==> run a: inputs <==
Design CPU_6507, start of the top module:
module CPU_6507(
	output [12:0] addr_bus,
	output reg [7:0] d_out,
	input [7:0] d_in,
	output reg wenb,
	input clk,
	input rstb,
	input rdy
);
clock: 6.73 ns
lec_check: 0
abc_area: 1
cap_margin: 20
core_margin: 2
core_utilization: 65
cts_cluster_diameter: 374
cts_cluster_size: 100
place_density: 0.35
slew_margin: 20
run.sh (not shown) runs the stock make flow with config.mk's settings and CLKGATE_MAP_FILE=.
==> run b: changes against run a <==
- CORE_UTILIZATION: 65 -> 72
- CTS_CLUSTER_DIAMETER: 374 -> 95
- CTS_CLUSTER_SIZE: 100 -> 72
- PLACE_DENSITY: 0.35 -> default
- PLACE_DENSITY_LB_ADDON: default -> 0.01
- SETUP_SLACK_MARGIN: default -> 1.27
==> flow/constraint.sdc (replaced) <==
create_clock -name core_clock -period 4.45 [get_ports {clk}]
set_input_delay 0.8900 -clock core_clock [delete_from_list [all_inputs] [get_ports {clk}]]
set_output_delay 0.8900 -clock core_clock [all_outputs]
set_load 0.01 [all_outputs]
==> summary of the runs <==
Run b failed in global routing (5_1_grt). Run a completed without violations. In synthesized cell count, run b and run a do not differ. Area after synthesis is the same in run a and run b. Between run a and run b, the lower die area is in run b (gap about 10%, measured against run b).
==> figures <==
| quantity | run b | run a |
|---|---|---|
| Final Wtd Congestion | 1.331 | 1.217 |
| Floorplan row count | 51 | 54 |
| Core region area | 19400 µm² | 21620 µm² |
| Most area-hungry cell type in the Yosys netlist | sky130_fd_sc_hd__nand2_1 | sky130_fd_sc_hd__nand2_1 |
| Die width | 144.6 µm | 152.0 µm |
| Post-Place Cell Area | 16760 µm² | 14900 µm² |
| Yosys-reported design area after synthesis | 14230 µm² | 14230 µm² |
| Initial Utilization | 0.7335 | 0.6581 |
| Pre-CTS WS | -1.310 ns | 0.09394 ns |
| Fraction of the yosys area taken by sequential cells | 0.1520 | 0.1520 |
| Share of the synthesized area in the top cell type | 0.1200 | 0.1200 |
| Outcome | did not finish | complete, no violations |
| Stage where the flow stopped | global routing (5_1_grt) | - |
| Area of the chip | 20900 µm² | 23090 µm² |
| Number of resized instances in the post-cts repair step | 251 | 0 |
| Post-detail-place hpwl | 51.45 mm | 50.40 mm |
| Number of H-tree levels | 3 | 3 |
| Number of buffers inserted by post-CTS setup repair | 50 | 0 |
| Post-placement cell count | 2822 | 2619 |
| Vertical die dimension | 144.6 µm | 152.0 µm |


==> v30 <==
CPU_6507 again, from the RTL that the note above started with.
make LEC_CHECK=0 ABC_AREA=1 CAP_MARGIN=20 CORE_ASPECT_RATIO=0.5 CORE_MARGIN=2 CORE_UTILIZATION=72 CTS_CLUSTER_DIAMETER=197 CTS_CLUSTER_SIZE=99 SLEW_MARGIN=20 finish   # period 2.6 ns
==> inputs of v13, as changes to v30 <==
Settings changed: CORE_ASPECT_RATIO 0.5 to unset, CTS_CLUSTER_DIAMETER 197 to 95, CTS_CLUSTER_SIZE 99 to unset.
==> flow/constraint.sdc (replaced) <==
create_clock -name core_clock -period 4.45 [get_ports {clk}]
set_input_delay 0.8900 -clock core_clock [delete_from_list [all_inputs] [get_ports {clk}]]
set_output_delay 0.8900 -clock core_clock [all_outputs]
set_load 0.01 [all_outputs]
==> inputs of v6, as changes to v30 <==
Settings changed: ABC_AREA 1 to 0, CELL_PAD_IN_SITES_GLOBAL_PLACEMENT set to 0, CORE_ASPECT_RATIO 0.5 to unset, CORE_UTILIZATION 72 to 65, CTS_CLUSTER_DIAMETER 197 to 358, CTS_CLUSTER_SIZE 99 to 43, MAX_ROUTING_LAYER set to met4, SLEW_MARGIN 20 to 25, TNS_END_PERCENT set to 65.
==> flow/constraint.sdc (replaced) <==
create_clock -name core_clock -period 7.79 [get_ports {clk}]
set_input_delay 1.5580 -clock core_clock [delete_from_list [all_inputs] [get_ports {clk}]]
set_output_delay 1.5580 -clock core_clock [all_outputs]
set_load 0.01 [all_outputs]
==> results <==
quantity                                                                 v30                     v13          v6
Y dimension of the die                                                103 um                  145 um      154 um
Post-synthesis cell count from yosys                                    2346                    2346        2084
Number of buffers inserted to repair setup after CTS                       -                      63           0
Max clock buf depth                                                        -                       2           2
Buffer cell driving the clock tree root                                    -               clkbuf_16   clkbuf_16
Status                                                stopped before the end  stopped before the end  no timing/DRC/antenna violations
Last stage reached                                              3_5_place_dp                 5_1_grt           -
Synth mux share                                                           0%                      0%       4.61%
Mean Syn Cell Area                                                  6.07 um2                6.07 um2    7.05 um2
Adder-cell share of the synthesized area                               8.56%                   8.56%       8.30%
Area of the chip                                                   21000 um2               20900 um2   23800 um2
Syn Std Cell Area                                                  14200 um2               14200 um2   14700 um2
Post-synthesis xor/xnor area fraction                                  4.86%                   4.86%       6.08%
Half-perimeter wire length after detailed placement                        -                 52.0 mm     49.9 mm
Number of buffers created by CTS                                           -                       9           9


==> inputs of wip/garnet <==
==> flow/design.v <==
module CPU_6507(
	output [12:0] addr_bus,
	output reg [7:0] d_out,
	input [7:0] d_in,
	output reg wenb,
	input clk,
	input rstb,
	input rdy
);
reg [7:0] A;
reg [7:0] X;
reg [7:0] Y;
reg carry;
reg intr_disable;
reg overflow;
reg decimal;
reg [7:0] stack_ptr;
reg negative;
reg zero;
reg [15:0] PC;
reg [15:0] full_addr;
assign addr_bus = full_addr[12:0];
reg [7:0] addr_in_buff;
reg [7:0] I;
reg is_reset;
reg [3:0] phase;
wire [7:0] instr = phase == 1 ? d_in : I;
wire isNOP = instr == 8'hEA;
wire isLoadOrStore = instr[7:6] == 2'b10 && !isNOP && !(
		instr == 8'h90 ||
		instr == 8'hB0 ||
		instr[3:0] == 4'h8 ||
		instr[3:0] == 4'hA
	);
wire isLoad = isLoadOrStore && instr[5];
wire isStore = isLoadOrStore && !instr[5];
wire isJSR = instr == 8'h20;
wire isRTS = instr == 8'h60;
wire isRTI = instr == 8'h40;
wire isTransfer = instr == 8'h98 || instr == 8'hA8 || (instr[3:0] == 4'hA && instr[7:6] == 2'b10);
wire isBranch = instr[4:0] == 5'h10;
wire isJump = instr == 8'h4C || instr == 8'h6C;
wire isStack = ~instr[7] && instr[4:0] == 5'h08;
wire pull = instr[5];
wire isSpecial = (~instr[7] && instr[4:0] == 5'h18) || instr == 8'hB8 || instr == 8'hD8 || instr == 8'hF8;
wire isArith = !isLoadOrStore && !isNOP && !isTransfer && !isBranch && !isJump && !isTransfer && !isStack && !isSpecial;
wire isBreak = instr == 8'h00;
wire isImplied = instr[3:0] == 4'hA || instr[3:0] == 4'h8;
wire isImmediate = instr[4:0] == 5'h09 || instr[3:0] == 4'h02 || (instr[7] && ~instr[4] && instr[3:0] == 0); 
wire isIndexed = instr[4];
wire indexedByY = instr[3:0] == 4'h1 || instr[3:0] == 4'h9 || instr == 8'h96 || instr == 8'hB6 || instr == 8'hBE;
wire indexedIndirect = instr[4:0] == 5'h01;
wire indirectIndexed = instr[4:0] == 5'h11;
wire zeropage = (indexedIndirect || indirectIndexed || instr[3:2] == 2'b01) && !isImplied;
wire addr16 = !isImmediate && (instr[3:0] == 4'h9 || instr[3:2] == 2'b11 || instr == 8'h20) && !isImplied;
wire isCompare = (instr[7:5] == 3'b110 && instr[1:0] == 2'b01) || instr[3:0] == 4'h4 || instr[3:0] == 4'h0 || instr[3:0] == 4'hC;
wire isBit = instr == 8'h2C || instr == 8'h24;
wire [7:0] ALU_in1 = ~instr[0] && instr[3:0] != 4'hA && ~instr[7] ? d_in : (  
		instr[7] && instr[1:0] == 2'b00 ? (instr[5] ? X : Y) : (
		instr[7] && instr[1:0] == 2'b01 ? A : (
		(instr[7] && instr[1:0] == 2'b10 && instr != 8'hCA) || isBit ? d_in : (
		instr == 8'hCA ? X : (instr == 8'h88 ? Y : A)
	))));
wire [7:0] ALU_in2 = d_in;
wire [7:0] ALU_nin2 = ~d_in;
reg [8:0] ALU_res;
wire [7:0] ALU_sub = ALU_in1 - ALU_in2;
wire [7:0] ALU_sbc = ALU_sub - !carry;
wire [3:0] ALU_opsel = {instr[0], instr[7:5]};
wire [8:0] CMP_res = {1'b0, ALU_in1} + {1'b0, ALU_nin2} + 9'd1;
always @(*) begin
	case(ALU_opsel)
		0: ALU_res <= {ALU_in1, 1'b0};
		1: ALU_res <= {ALU_in1, carry};
		2: ALU_res <= {ALU_in1[0], 1'b0, ALU_in1[7:1]};
		3: ALU_res <= {ALU_in1[0], carry, ALU_in1[7:1]};
		4: ALU_res <= {carry, ALU_in1 - 1'b1};
		5: ALU_res <= {carry, ALU_in1};
		6: ALU_res <= instr == 8'hC8 ? {carry, ALU_in1 + 1'b1} : {carry, ALU_in1 - 1'b1};
		7: ALU_res <= {carry, ALU_in1 + 1'b1};
		8: ALU_res <= {carry, ALU_in1 | ALU_in2};
		9: ALU_res <= {carry, ALU_in1 & ALU_in2};
		10: ALU_res <= {carry, ALU_in1 ^ ALU_in2};
		11: ALU_res <= ALU_in1 + ALU_in2 + carry;
		12: ALU_res <= {carry, ALU_in1};
		13: ALU_res <= {carry, ALU_in1};
		14: ALU_res <= ALU_in1 + ALU_nin2 + 1'b1;
		15: ALU_res <= ALU_in1 + ALU_nin2 + carry;
	endcase
end
wire toA = !isLoadOrStore && !isCompare && (
		instr[3:0] == 4'h1 ||
		instr[3:0] == 4'h5 ||
		instr[3:0] == 4'h9 ||
		(instr[3:0] == 4'hA && ~instr[7]) ||
		instr[3:0] == 4'hD
	);
wire toY = instr == 8'hC8 || instr == 8'h88;
wire toX = instr == 8'hE8 || instr == 8'hCA;
wire toMem = (instr[3:0] == 4'hE || instr[3:0] == 4'h6) && !isLoadOrStore;
wire loadstoreTargetA = instr[1:0] == 2'b01;
wire loadstoreTargetX = instr[1:0] == 2'b10;
wire loadstoreTargetY = instr[1:0] == 2'b00;
wire [7:0] status_word = {negative, overflow, 1'b0, 1'b0, decimal, intr_disable, zero, carry};
reg should_branch;
always @(*) begin
	case(instr[7:5])
		0: should_branch <= negative == 1'b0;
		1: should_branch <= negative == 1'b1;
		2: should_branch <= overflow == 1'b0;
		3: should_branch <= overflow == 1'b1;
		4: should_branch <= carry == 1'b0;
		5: should_branch <= carry == 1'b1;
		6: should_branch <= zero == 1'b0;
		7: should_branch <= zero == 1'b1;
	endcase
end
wire [2:0] transfer_idx = {instr[1], instr[5:4]};
reg [7:0] transfer_source;
always @(*) begin
	case(transfer_idx)
		1: transfer_source <= Y;
		2: transfer_source <= A;
		4: transfer_source <= X;
		5: transfer_source <= X;
		6: transfer_source <= A;
		7: transfer_source <= stack_ptr;
		default: transfer_source <= A;
	endcase
end
always @(posedge clk) begin
	if(!rstb) begin
		d_out <= 8'h00;
		full_addr <= 16'h0000;
		phase <= 2;
		is_reset <= 1'b1;
		I <= 8'h00;  
		wenb <= 1'b1;
		carry <= 1'b0;
		addr_in_buff <= 8'h00;
		intr_disable <= 1'b1;
		overflow <= 1'b0;
		decimal <= 1'b0;
		stack_ptr <= 8'h00;
		negative <= 1'b0;
		A <= 8'h00;
		X <= 8'h00;
		Y <= 8'h00;
		zero <= 1'b1;
	end else if(rdy) begin
		phase <= phase + 1;
		if(phase == 0) begin
			wenb <= 1'b1;
			full_addr <= PC;
			PC <= PC + 1;
		end else if(phase == 1) begin
			I <= d_in;
			if(isNOP) begin
				phase <= 0;
			end else if(isStack) begin
				if(pull) begin
					full_addr <= {8'h01, stack_ptr + 1'b1};
					stack_ptr <= stack_ptr + 1'b1;
					wenb <= 1'b1;
					phase <= 4;
				end else begin
					full_addr <= {8'h01, stack_ptr};
					stack_ptr <= stack_ptr - 1'b1;
					wenb <= 1'b0;
					d_out <= instr[6] ? A : status_word;
					phase <= 0;
				end
			end else if(isSpecial) begin
				case(instr[7:5])
					0: carry <= 1'b0;
					1: carry <= 1'b1;
					2: intr_disable <= 1'b0;
					3: intr_disable <= 1'b1;
					5: overflow <= 1'b0;
					6: decimal <= 1'b0;
					7: decimal <= 1'b1;
				endcase
				phase <= 0;
			end else if(isRTS || isRTI) begin
				phase <= isRTS ? 14 : 13;
				full_addr <= {8'h01, stack_ptr + 1'b1};
				stack_ptr <= stack_ptr + 1;
				wenb <= 1'b1;
			end else if(isTransfer) begin
				case(transfer_idx)
					1: A <= transfer_source;
					2: Y <= transfer_source;
					4: A <= transfer_source;
					5: stack_ptr <= transfer_source;
					6: X <= transfer_source;
					7: X <= transfer_source;
				endcase
				if(transfer_idx != 5) begin
					negative <= transfer_source[7];
					zero <= transfer_source == 8'h00;
				end
				phase <= 0;
			end else begin
				if(isImmediate || isBranch) begin
					full_addr <= PC;
					PC <= PC + 1;
					phase <= 4;
				end
				if(zeropage || addr16 || isJump || isJSR) begin
					full_addr <= PC;
					PC <= PC + 1;
				end
			end
		end else if(phase == 2) begin
			if(isBreak) begin
				full_addr <= 16'hFFFC | (~is_reset << 1);
			end else begin
				if(zeropage) begin
					if(indexedIndirect) begin
						full_addr <= {8'h00, d_in + X};
						phase <= 8;
					end else if(indirectIndexed) begin
						full_addr <= {8'h00, d_in};
						phase <= 8;
					end else if(isIndexed) begin
						full_addr <= {8'h00, d_in + (indexedByY ? Y : X)};
						phase <= 4;
					end else begin
						full_addr <= {8'h00, d_in};
						phase <= 4;
					end
				end
				if(addr16 || isJump || isJSR) begin
					addr_in_buff <= d_in;
					full_addr <= PC;
					PC <= PC + 1;
					if(isJSR) begin
						phase <= 10;
					end
				end
			end
		end else if(phase == 3) begin
			if(isBreak) begin
				addr_in_buff <= d_in;
				full_addr <= full_addr | 1;
			end else if(addr16 || isJump) begin
				if(instr == 8'h6C) begin
					full_addr <= {d_in, addr_in_buff};
					phase <= 8;
				end else if(isIndexed) begin
					full_addr <= {d_in, addr_in_buff} + (indexedByY ? Y : X);
				end else begin
					full_addr <= {d_in, addr_in_buff};
				end
			end
		end else if(phase == 4) begin
			phase <= 0;
			if(isBreak) begin
				if(is_reset) begin
					PC <= {d_in, addr_in_buff};
				end else begin
					phase <= 10;
				end
				is_reset <= 1'b0;
			end else if(isStack) begin
				if(instr[6]) begin
					A <= d_in;
					negative <= d_in[7];
					zero <= d_in == 8'h00;
				end else begin
					negative <= d_in[7];
					overflow <= d_in[6];
					decimal <= d_in[3];
					intr_disable <= d_in[2];
					zero <= d_in[1];
					carry <= d_in[0];
				end
			end else if(isJump) begin
				PC <= full_addr;
			end else if(isBranch) begin
				if(should_branch) begin
					PC <= PC + {d_in[7], d_in[7], d_in[7], d_in[7], d_in[7], d_in[7], d_in[7], d_in[7], d_in};
				end
			end else if(isBit) begin
				negative <= ALU_in1[7];
				overflow <= ALU_in1[6];
				zero <= (A & d_in) == 8'h00;
			end else if(isLoadOrStore) begin
				if(isLoad) begin
					if(loadstoreTargetA) begin
						A <= d_in;
					end else if(loadstoreTargetX) begin
						X <= d_in;
					end else if(loadstoreTargetY) begin
						Y <= d_in;
					end
					negative <= d_in[7];
					zero <= d_in == 8'h00;
				end else if(isStore) begin
					if(loadstoreTargetA) begin
						d_out <= A;
					end else if(loadstoreTargetX) begin
						d_out <= X;
					end else if(loadstoreTargetY) begin
						d_out <= Y;
					end
					wenb <= 1'b0;
				end
			end else if(toMem) begin
				d_out <= ALU_res[7:0];
				wenb <= 1'b0;
				negative <= ALU_res[7];
				zero <= ALU_res[7:0] == 0;
				if(~instr[7]) begin
					carry <= ALU_res[8];
				end
			end else if(toA) begin
				A <= ALU_res[7:0];
				carry <= ALU_res[8];
				zero <= ALU_res[7:0] == 0;
				negative <= ALU_res[7];
				if(ALU_opsel == 4'd11 || ALU_opsel == 4'd15) begin
					overflow <= (ALU_in1[7] == (ALU_opsel == 4'd11 ? ALU_in2[7] : ALU_nin2[7])) && (ALU_res[7] != ALU_in1[7]);
				end
			end else if(toX) begin
				X <= ALU_res[7:0];
				zero <= ALU_res[7:0] == 0;
				negative <= ALU_res[7];
			end else if(toY) begin
				Y <= ALU_res[7:0];
				zero <= ALU_res[7:0] == 0;
				negative <= ALU_res[7];
			end else if(isCompare) begin
				carry <= CMP_res[8];
				zero <= CMP_res[7:0] == 0;
				negative <= CMP_res[7];
			end
		end else if(phase == 8) begin
			addr_in_buff <= d_in;
			full_addr <= {full_addr[15:8], full_addr[7:0] + 1'b1};
			wenb <= 1'b1;
		end else if(phase == 9) begin
			if(indirectIndexed) begin
				full_addr <= {d_in, addr_in_buff} + Y;
			end else begin
				full_addr <= {d_in, addr_in_buff};
			end
			phase <= 4;
		end else if(phase == 10) begin
			full_addr <= {8'h01, stack_ptr};
			d_out <= PC[15:8];
			PC[15:8] <= d_in;
			wenb <= 1'b0;
			stack_ptr <= stack_ptr - 1;
		end else if(phase == 11) begin
			full_addr <= {8'h01, stack_ptr};
			d_out <= PC[7:0];
			PC[7:0] <= addr_in_buff;
			wenb <= 1'b0;
			stack_ptr <= stack_ptr - 1;
			if(!isBreak) begin
				phase <= 0;
			end
		end else if(phase == 12) begin
			full_addr <= {8'h01, stack_ptr};
			d_out <= status_word;
			wenb <= 1'b0;
			stack_ptr <= stack_ptr - 1;
			phase <= 0;
			intr_disable <= 1'b1;
		end else if(phase == 13) begin
			negative <= d_in[7];
			overflow <= d_in[6];
			decimal <= d_in[3];
			intr_disable <= d_in[2];
			zero <= d_in[1];
			carry <= d_in[0];
			full_addr <= {8'h01, stack_ptr + 1'b1};
			stack_ptr <= stack_ptr + 1;
			wenb <= 1'b1;
		end else if(phase == 14) begin
			PC[7:0] <= d_in;
			full_addr <= {8'h01, stack_ptr + 1'b1};
			stack_ptr <= stack_ptr + 1;
			wenb <= 1'b1;
		end else if(phase == 15) begin
			PC[15:8] <= d_in;
			full_addr <= {8'h01, stack_ptr + 1'b1};
			wenb <= 1'b1;
			phase <= 0;
		end else begin
			phase <= 0;
		end
	end
end
endmodule
==> flow/run.sh <==
#!/bin/bash
# the make line also repeats each setting of config.mk as NAME=value (left out here)
make -C /OpenROAD-flow-scripts/flow DESIGN_CONFIG=/design/flow/config.mk WORK_HOME=/design/flow/orfs CLKGATE_MAP_FILE= finish
==> flow/config.mk <==
export PLATFORM = sky130hd
export DESIGN_NAME = CPU_6507
export DESIGN_NICKNAME = CPU_6507
export VERILOG_FILES = /design/flow/design.v
export SDC_FILE = /design/flow/constraint.sdc
export NUM_CORES = 4
export LEC_CHECK = 0
export ABC_AREA = 0
export CAP_MARGIN = 20
export CELL_PAD_IN_SITES_GLOBAL_PLACEMENT = 0
export CORE_MARGIN = 2
export CORE_UTILIZATION = 57
export CTS_CLUSTER_SIZE = 43
export MAX_ROUTING_LAYER = met4
export PLACE_DENSITY_LB_ADDON = 0.13
export SLEW_MARGIN = 25
export TNS_END_PERCENT = 65
==> flow/constraint.sdc <==
create_clock -name core_clock -period 7.79 [get_ports {clk}]
set_input_delay 1.5580 -clock core_clock [delete_from_list [all_inputs] [get_ports {clk}]]
set_output_delay 1.5580 -clock core_clock [all_outputs]
set_load 0.01 [all_outputs]
==> wip/lagoon: changes against wip/garnet <==
==> flow/config.mk (replaced) <==
export PLATFORM = sky130hd
export DESIGN_NAME = CPU_6507
export DESIGN_NICKNAME = CPU_6507
export VERILOG_FILES = /design/flow/design.v
export SDC_FILE = /design/flow/constraint.sdc
export NUM_CORES = 4
export LEC_CHECK = 0
export CAP_MARGIN = 20
export CORE_MARGIN = 2
export CORE_UTILIZATION = 40
export PLACE_DENSITY_LB_ADDON = 0.25
export SLEW_MARGIN = 20
export TNS_END_PERCENT = 80
==> flow/constraint.sdc (replaced) <==
create_clock -name core_clock -period 9.0 [get_ports {clk}]
set_input_delay 1.8000 -clock core_clock [delete_from_list [all_inputs] [get_ports {clk}]]
set_output_delay 1.8000 -clock core_clock [all_outputs]
set_load 0.01 [all_outputs]
==> comparison table <==
metric                                                                             wip/garnet             wip/lagoon
Result of the run                                                              finished clean         finished clean
Launch point of the critical path                                                     d_in[2]                d_in[3]
Leakage power total                                                                0.00577 uW             0.00575 uW
Met1 global-route usage                                                                 62.6%                  52.7%
Highest metal layer with signal wires                                                    met4                   met5
Worst hold-check slack                                                                 486 ps                 481 ps
Internal power                                                                        1530 uW                1330 uW
Worst Slack Setup Final                                                                327 ps                 966 ps
Source of the worst register-to-register timing path                    phase[0]$_SDFFE_PN0P_  phase[1]$_SDFFE_PN1P_
Number of diodes                                                                            2                      0
Arrival time of the worst setup path                                                  7720 ps                8320 ps
Critical path data required time                                                      8040 ps                9280 ps
Part of the power in the clock network                                                  15.3%                  14.9%
Die outline width                                                                      164 um                 196 um
Count of fill cells added during filler insertion                                        2385                   3798
Via count of the first global-routing pass                                              17400                  16500
Global-route usage over all layers                                                      53.8%                  38.4%
Worst Min Path Start                                                    d_out[0]$_SDFFE_PN0P_  d_out[6]$_SDFFE_PN0P_
Synthesis-to-layout area growth                                                         5.99%                  6.77%
Average routed wire per standard cell                                                 30.1 um                30.0 um
Cell area after placement                                                         0.0152 mm^2            0.0154 mm^2
Sequential portion of the cell area                                                     13.9%                  13.8%
Hpwl dp                                                                              51400 um               55700 um
Well Taps                                                                                 330                    468
Clock-pin slew of the registers on the worst-case setup and hold paths                  90 ps                  80 ps
Filler-free cell count of the finished design                                            2370                   2500
Slowest cell delay on critical path                                                    510 ps                 930 ps
Power is estimated from default activity; no workload was simulated.
